Design shuzizhong, start of the top module:
module shuzizhong(
    input wire clk1,         
    input wire reset,        
    input wire ah1,          
    input wire am1,          
    input wire alarm1,       
    input wire en,           
    input wire naozhong,     
    output wire [0:6] shi,       
    output wire [0:6] ge,        
    output wire [0:6] min_shi,   
    output wire [0:6] min_ge,    
    output wire [0:6] sec_shi,   
    output wire [0:6] sec_ge,    
    output wire daodian,     
    output wire audio        
);
For scale: roughly 1,800 cells after synthesis, about 160 flip-flops, roughly 51 I/O pins, about 15,000 sq um of cells after synthesis.
clock: 33.0 ns
lec_check: 0
cap_margin: 30
cell_pad_in_sites_detail_placement: 2
core_margin: 3
core_utilization: 18
cts_cluster_diameter: 217
cts_cluster_size: 98
hold_slack_margin: 0.03
max_routing_layer: met5
place_density_lb_addon: 0.1
slew_margin: 20
tns_end_percent: 15
run.sh (not shown) runs the stock make flow with config.mk's settings and CLKGATE_MAP_FILE=.
==> next run, changes <==
- ABC_AREA: not set -> 1
- CELL_PAD_IN_SITES_DETAIL_PLACEMENT: 2 -> 0
- CORE_UTILIZATION: 18 -> 66
- CTS_CLUSTER_DIAMETER: 217 -> not set
- CTS_CLUSTER_SIZE: 98 -> not set
- PLACE_DENSITY_LB_ADDON: 0.1 -> not set
- TNS_END_PERCENT: 15 -> not set
- clock period: 33.0 -> 12.8 ns (I/O delays scaled with it)
=>
- The new run produced a clean layout
- area after synthesis rises by 3.1%
- sequential share of layout area falls by 0.42 points
- sequential power rises to 2.6 times its value
- worst setup slack got worse by 12 ns
==> next run, changes <==
- CORE_MARGIN: 3 -> 2
- CORE_UTILIZATION: 66 -> 70
- MAX_ROUTING_LAYER: met5 -> met4
- PLACE_DENSITY: not set -> 0.64
- clock period: 12.8 -> 11.8 ns (I/O delays scaled with it)
Effect: Now the flow produced a layout that fails on negative setup slack; via count goes up by 9.8%; design area grows by 6.6%; setup slack got worse by 0.78 ns; fmax came out higher by 1.8%; routed wire length rose by 19%.
==> next run, changes <==
- CAP_MARGIN: 30 -> 20
- CELL_PAD_IN_SITES_DETAIL_PLACEMENT: 0 -> not set
- HOLD_SLACK_MARGIN: 0.03 -> not set
- MAX_ROUTING_LAYER: met4 -> not set
- PLACE_DENSITY: 0.64 -> not set
- clock period: 11.8 -> 13.8 ns (I/O delays scaled with it)
Now the flow completed without violations.
Worst setup slack gains 0.93 ns.
Wire length shrinks by 18%.
Register-to-register slack is better by 0.93 ns.
Global-route usage came out lower by 3.8 points.
Count of clock-buffer cells in the layout does not change.
==> next run, changes <==
- CORE_UTILIZATION: 70 -> 69
- clock period: 13.8 -> 29.8 ns (I/O delays scaled with it)
Via count goes down by about 2.2%.
Power goes down by 54%.
Hold slack gets worse by 0.0091 ns.
==> next run, changes <==
- ABC_AREA: 1 -> not set
- CORE_UTILIZATION: 69 -> 40
- clock period: 29.8 -> 25.0 ns (I/O delays scaled with it)
After rerunning: Critical path depth is higher by 42. Wire length is lower by 0.72%. Via count is lower by about 9%. Global-route usage is lower by 12 points. Total power is lower by about 17%. Clock power is higher by 12%. Utilization is lower by 32 points. Setup slack is worse by 4.8 ns. Synthesized area is lower by about 3%. Sequential power is higher by 18%.


shuzizhong again, from the RTL that the note above started with.
==> flow/config.mk <==
export PLATFORM = sky130hd
export DESIGN_NAME = shuzizhong
export DESIGN_NICKNAME = shuzizhong
export VERILOG_FILES = /design/flow/design.v
export SDC_FILE = /design/flow/constraint.sdc
export NUM_CORES = 4
export LEC_CHECK = 0
export ABC_AREA = 1
export CAP_MARGIN = 20
export CORE_MARGIN = 2
export CORE_UTILIZATION = 72
export CTS_CLUSTER_SIZE = 95
export PLACE_DENSITY = 0.4
export SLEW_MARGIN = 20
export TNS_END_PERCENT = 10
==> flow/constraint.sdc <==
create_clock -name core_clock -period 11.2 [get_ports {clk1}]
set_input_delay 2.2400 -clock core_clock [delete_from_list [all_inputs] [get_ports {clk1}]]
set_output_delay 2.2400 -clock core_clock [all_outputs]
set_load 0.01 [all_outputs]
The first run finished but fails on setup timing.
Then changed:
- CTS_CLUSTER_SIZE: 95 -> not set
- PLACE_DENSITY: 0.4 -> 0.35
- SETUP_SLACK_MARGIN: not set -> 3.63
- TNS_END_PERCENT: 10 -> not set
- clock period: 11.2 -> 12.3 ns (I/O delays scaled with it)
The new run failed in global routing (5_1_grt) with GRT-0116.
Synthesized cell count does not change.
Die area stays the same.
Synthesized area does not change.
Then changed:
- ABC_AREA: 1 -> not set
- CORE_UTILIZATION: 72 -> 65
- PLACE_DENSITY: 0.35 -> not set
- SETUP_SLACK_MARGIN: 3.63 -> not set
- clock period: 12.3 -> 17.0 ns (I/O delays scaled with it)
Effect: This time the run went through all stages and came out clean; synthesized cell count is lower by 20%; area after synthesis came out lower by 3.0%; die size grows by 7.3%.
Then changed:
- CORE_UTILIZATION: 65 -> 24
- clock period: 17.0 -> 19.3 ns (I/O delays scaled with it)
Outcome: The changed run finished with timing, DRC and antenna clean. Non-clock buffer count fell by 27. Sequential share of layout area fell by 0.74 points. Synthesized cell count does not change. Area after synthesis is unchanged. Clock power rose by about 3%. Cell area rose by 3.2%. Via count fell by 2.2%. Final cell count rose by 24%. Total power fell by 4.9%. Routed wire length rose by 1.7%.


shuzizhong again, from the RTL that the note above started with.
==> flow/design.v (excerpt) <==
module shuzizhong(
    input wire clk1,         
    input wire reset,        
    input wire ah1,          
    input wire am1,          
    input wire alarm1,       
    input wire en,           
    input wire naozhong,     
    output wire [0:6] shi,       
    output wire [0:6] ge,        
    output wire [0:6] min_shi,   
    output wire [0:6] min_ge,    
    output wire [0:6] sec_shi,   
    output wire [0:6] sec_ge,    
    output wire daodian,     
    output wire audio        
);
    wire tick;               
    wire [7:0] bb, miao1, fen1, shi1, nao_fen, nao_shi, set1;
    wire cout10, cout_miao, cout_fen, ring;
    wire [7:0] y_shi, y_fen, y_miao;
    wire [9:0] out, fen, miao;
    fp10 a(.clk_in(clk1), .reset(reset), .tick(tick));
    reg ah_s, ah, am_s, am, alarm_s, alarm;
    always @(posedge clk1 or posedge reset) begin
        if (reset) begin
            ah_s <= 1; ah <= 1;
            am_s <= 1; am <= 1;
            alarm_s <= 0; alarm <= 0;
        end else if (tick) begin
            ah_s <= ah1; ah <= ah_s;
            am_s <= am1; am <= am_s;
            alarm_s <= alarm1; alarm <= alarm_s;
        end
    end
    wire ah_fall = tick && ah && ~ah_s;
    wire am_fall = tick && am && ~am_s;
    wire alarm_rise = tick && ~alarm && alarm_s;
    miao10 inst16(.clk(clk1), .reset(reset), .tick(tick), .cout(cout10), .qout(bb));
    miao inst20(.qout(miao1), .reset(reset), .clk(clk1), .tick(tick), .cin(cout10),
                .secin1(bb), .cout(cout_miao));
    fen inst24(.qout(fen1), .am(am), .am_fall(am_fall), .reset(reset), .clk(clk1), .tick(tick),
               .cin(cout_miao), .cout(cout_fen), .nout(nao_fen), .secin(miao1), .secin1(bb),
               .naozhong(naozhong));
    shi inst19(.qout(shi1), .ah(ah), .ah_fall(ah_fall), .reset(reset), .clk(clk1), .tick(tick),
               .cin(cout_fen), .naozhong(naozhong), .nout(nao_shi));
    alarm inst3(.en(en), .clk(clk1), .tick(tick), .reset(reset), .cin(alarm), .set(set1),
                .shi(shi1), .daodian(daodian), .min(fen1), .miao(miao1));
    naozhong inst6(.shi_nao(nao_shi), .shi_date(shi1), .fen_nao(nao_fen), .fen_date(fen1),
                   .switch(alarm), .clk(clk1), .reset(reset), .tick(tick),
  ...
export LEC_CHECK = 0
export CAP_MARGIN = 30
export CELL_PAD_IN_SITES_DETAIL_PLACEMENT = 0
export CORE_MARGIN = 3
export CORE_UTILIZATION = 18
export CTS_CLUSTER_DIAMETER = 397
export CTS_CLUSTER_SIZE = 98
export HOLD_SLACK_MARGIN = 0.03
export MAX_ROUTING_LAYER = met5
export PLACE_DENSITY_LB_ADDON = 0.1
export SLEW_MARGIN = 20
create_clock -name core_clock -period 33.0 [get_ports {clk1}]
The baseline produced a clean layout.
Rerun with:
- CAP_MARGIN: 30 -> 5
- CORE_MARGIN: 3 -> 2
- CORE_UTILIZATION: 18 -> 68
- CTS_CLUSTER_DIAMETER: 397 -> 377
- CTS_CLUSTER_SIZE: 98 -> default
- PLACE_DENSITY_LB_ADDON: 0.1 -> default
- SETUP_SLACK_MARGIN: default -> -0.78
- clock period: 33.0 -> 12.4 ns (I/O delays scaled with it)
Effect: This time the run finished but failed the layout checks on setup timing. Routed wire length falls by a little under a tenth. Total power rises to 2.5 times its value. Hold slack loses 0.0046 ns. Via count rises by roughly a tenth. First-iteration DRC count rises by well over a third. Critical path depth rises by 56.
Rerun with:
- ABC_AREA: default -> 1
- CAP_MARGIN: 5 -> 20
- CELL_PAD_IN_SITES_DETAIL_PLACEMENT: 0 -> default
- CTS_CLUSTER_DIAMETER: 377 -> 367
- HOLD_SLACK_MARGIN: 0.03 -> default
- MAX_ROUTING_LAYER: met5 -> default
- SETUP_SLACK_MARGIN: -0.78 -> default
- clock period: 12.4 -> 12.7 ns (I/O delays scaled with it)
Outcome: The changed run completed with no timing, DRC or antenna violations; clock-buffer cell count shrinks by 1; global-route usage shrinks by 0.31 points; clock skew is about the same; register-to-register slack is better by 2.2 ns.


Setup of violet:
shuzizhong again, from the RTL that the note above started with.
Settings: LEC_CHECK=0, ABC_AREA=1, CAP_MARGIN=20, CORE_MARGIN=2, CORE_UTILIZATION=70, CTS_CLUSTER_DIAMETER=196, CTS_CLUSTER_SIZE=39, HOLD_SLACK_MARGIN=0.3, SETUP_SLACK_MARGIN=2.52, SLEW_MARGIN=20; clock period 10.7 ns.
No final results exist for violet, since it was stopped by error DPL-0033 during 4_1_cts.
Here is what was changed in the inputs of garnet compared with violet.
- CTS_CLUSTER_SIZE: 39 -> unset
- SETUP_SLACK_MARGIN: 2.52 -> unset
- HOLD_SLACK_MARGIN: 0.3 -> unset
[summary]
- Of violet and garnet, only violet fails to reach the end of the flow.
- garnet finished all stages; layout check result: FAIL, due to setup timing.
- garnet vs violet — cell area after placement dropped by a few percent
- From garnet to violet, synthesized area did not move at all.
- Re floorplan row count: no difference whatsoever between garnet and violet.
The following lists how quartz was set up differently from garnet:
- changing CORE_UTILIZATION from 70 to 72
- changing CTS_CLUSTER_DIAMETER from 196 to 201
- setting HOLD_SLACK_MARGIN to 0.29 for the first time
- setting SETUP_SLACK_MARGIN to 0.77 for the first time
- setting PLACE_DENSITY to 0.66 for the first time
Findings:
quartz: GRT-0232 in 5_1_grt -> run aborted. From garnet to quartz the numbers moved as follows: post-placement setup slack went up, buffer count from post-CTS setup fixing rose 26%. Against garnet, quartz reports a count of standard-cell rows that is lower. Going from garnet to quartz, die size shrank by about 2.7%; core outline area shrank by 670 sq um. garnet has higher width of the die than quartz.
Modified inputs, juniper compared to quartz
- a change of CORE_UTILIZATION from 72 to 70
- a deleted PLACE_DENSITY that had been 0.66
- a deleted HOLD_SLACK_MARGIN that had been 0.29
Notes after the runs:
- Post-placement cell count (juniper vs. quartz) increases slightly
- juniper: die boundary height is about 1.4% higher than what quartz reported.
- juniper completed end to end; final checks failed (setup timing).
- Comparing quartz against juniper, there is no change at all in chip area line of the yosys report.
The following lists how zinc was set up differently from juniper:
- CTS_CLUSTER_DIAMETER: 201 -> 195
- HOLD_SLACK_MARGIN: unset -> 0.29
- CTS_CLUSTER_SIZE: unset -> 72
- SETUP_SLACK_MARGIN: 0.77 -> 2.41
- Between zinc and juniper, the share of synthesized cell area in and-or and or-and compound cells figures differ only marginally.
- Overall die area: juniper vs zinc identical
- Re placeable core region: no difference whatsoever between zinc and juniper.
- Looking at zinc and juniper, the number of nets at floorplan is a wash.
- zinc: aborted in 5_1_grt (tool error)
- [zinc] detailed placer's ending HPWL rose about 3.6% relative to juniper
- The lower instance count after placement with tap cells included came out of juniper.
- The post-CTS repair timing setup buffer count in zinc is 2.7 times that in juniper.
- zinc -> juniper: tally of unique sky130hd cells used after synthesis delta 0, exact match
--- input diff zinc..tundra ---
- an added MAX_ROUTING_LAYER of met5
- a change of CAP_MARGIN from 20 to 30
- a deleted CTS_CLUSTER_SIZE that had been 72
- a deleted CTS_CLUSTER_DIAMETER that had been 195
- a change of HOLD_SLACK_MARGIN from 0.29 to 0.03
- a change of SETUP_SLACK_MARGIN from 2.41 to -0.45
- an added CELL_PAD_IN_SITES_DETAIL_PLACEMENT of 0
- a change of CORE_UTILIZATION from 70 to 66
Results
- tundra: complete, dirty (setup timing)
- NOTE number of rows in the core area zinc->tundra increased slightly
- Height of the die | tundra above zinc
- Compared tundra against zinc; post-synthesis sequential area ratio within noise.
- Instance count after placement with tap cells included: tundra vs zinc up 29
- In the reports for tundra and zinc, the larger final RePlAce weighted congestion belongs to zinc.
- Number of cells upsized or downsized after cts for tundra: 468 down relative to zinc
- The die of tundra is larger than the one used in zinc.
- Diff tundra..zinc | share of flip-flops with an asynchronous set or reset | unchanged


Starting RTL as in the previous note.
clock: 10.5 ns
lec_check: 0
abc_area: 1
cap_margin: 20
core_margin: 2
core_utilization: 68
cts_cluster_diameter: 367
cts_cluster_size: 99
setup_slack_margin: 3.11
slew_margin: 20
The starting point aborted during 5_1_grt.
Then changed:
- SETUP_SLACK_MARGIN: 3.11 -> default
The new run completed and failed the layout checks on negative setup slack; die size is unchanged; synthesized area stays the same; synthesized cell count is unchanged.
Then changed:
- SETUP_SLACK_MARGIN: default -> 2.42
What happened: Now the flow aborted during 5_1_grt. Synthesized cell count stays the same. Die size stays the same. Synthesized area is unchanged.


shuzizhong again, from the RTL that the note above started with.
clock: 33.0 ns
lec_check: 0
cap_margin: 30
cell_pad_in_sites_detail_placement: 0
core_aspect_ratio: 1.78
core_margin: 3
core_utilization: 18
hold_slack_margin: 0.03
max_routing_layer: met5
place_density: 0.87
slew_margin: 20
Rerun with:
Settings changed: CAP_MARGIN 30 to 20, CELL_PAD_IN_SITES_DETAIL_PLACEMENT 0 to unset, CORE_ASPECT_RATIO 1.78 to unset, CORE_MARGIN 3 to 2, CORE_UTILIZATION 18 to 57, HOLD_SLACK_MARGIN 0.03 to unset, MAX_ROUTING_LAYER met5 to unset, PLACE_DENSITY 0.87 to unset.
Clock period 33.0 ns to 12.7 ns, I/O delays scaled along.
What happened: The new run completed and failed the layout checks on setup timing. Global-route usage grows by 20 points. Clock power rises to 2.7 times its value. Total power rose to 2.6 times its value. Via count came out higher by a little under a tenth. Die size fell by well over a third.
Rerun with:
Settings changed: CORE_UTILIZATION 57 to 60.
Clock period 12.7 ns to 13.2 ns, I/O delays scaled along.
=> The new run finished but failed the layout checks on setup timing. Area after synthesis stays the same. Power came out lower by 5.5%. Setup slack is better by 0.60 ns. Register-to-register slack is better by 0.60 ns. Non-clock buffer count came out lower by 60. Count of clock-buffer cells in the layout came out lower by 1. Maximum frequency came out higher by 0.75%. Final area came out lower by 2.6%. Cell count came out lower by 2.9%. Sequential cell count is unchanged. Critical path depth came out lower by 1.


Setup of onyx:
Starting RTL as in the previous note.
clock: 11.2 ns
lec_check: 0
abc_area: 1
cap_margin: 20
core_margin: 2
core_utilization: 62
cts_cluster_size: 95
slew_margin: 20
onyx finished every stage; the final checks, however, were not passed, the failures being setup timing.
Relative to onyx, the following input files were edited for fjord:
# onyx
export LEC_CHECK = 0
export ABC_AREA = 1
export CAP_MARGIN = 20
export CORE_MARGIN = 2
export CORE_UTILIZATION = 62
export CTS_CLUSTER_SIZE = 95
export SLEW_MARGIN = 20
create_clock -name core_clock -period 11.2 [get_ports {clk1}]
# fjord
export LEC_CHECK = 0
export ABC_AREA = 1
export CAP_MARGIN = 20
export CORE_MARGIN = 2
export CORE_UTILIZATION = 70
export CTS_CLUSTER_DIAMETER = 201
export SLEW_MARGIN = 20
create_clock -name core_clock -period 10.7 [get_ports {clk1}]
--- outcome ---
Final checks on fjord, whose flow otherwise completed, came back failing, citing setup timing. Taking onyx over fjord, the via count of the first global-routing pass ratio works out to 0.887. fjord reports a lower fraction of power consumed by the clock network than onyx does. onyx → fjord: power per standard cell area went down; quantity of hold-fixing buffers added after cts did not really move. fjord ended up with a higher final period demand of the worst path than onyx did. Re register-to-register setup slack: onyx was higher than fjord. Post-route fraction of the period consumed by the critical path (higher): fjord. Against onyx, wire length of the first global-routing pass in fjord rose by more than 10%. [fjord] row count fell 3 relative to onyx. Routed wire in fjord totals more than in onyx. Compared with onyx, fjord shows total power that has gone up by a few percent.
### fjord -> sierra
# fjord
export LEC_CHECK = 0
export ABC_AREA = 1
export CAP_MARGIN = 20
export CORE_MARGIN = 2
export CORE_UTILIZATION = 70
export CTS_CLUSTER_DIAMETER = 201
export SLEW_MARGIN = 20
create_clock -name core_clock -period 10.7 [get_ports {clk1}]
# sierra
export LEC_CHECK = 0
export ABC_AREA = 1
export CAP_MARGIN = 20
export CORE_MARGIN = 2
export CORE_UTILIZATION = 68
export CTS_CLUSTER_DIAMETER = 201
export SLEW_MARGIN = 20
create_clock -name core_clock -period 13.2 [get_ports {clk1}]
### Flow results
sierra ended with every stage complete and zero timing, DRC or antenna violations.
Classification of the worst setup path = primary input to primary output: sierra; classification of the worst setup path = flip-flop to flip-flop: fjord
~same non-clock inverter total of the final layout in fjord and sierra
Between fjord and sierra, the hold slack does not differ in any meaningful way.
Diff fjord -> sierra: async set-reset flop share out of synthesis flat, clock distribution area overhead in the final layout shows an increase of 0.45 points.
Compared to fjord, the router laid down less metal wire for sierra.
Non-clock buffer area fraction after layout: sierra vs fjord down 7.5 points
No activity file was given, so power comes from the tool's default toggle rates.
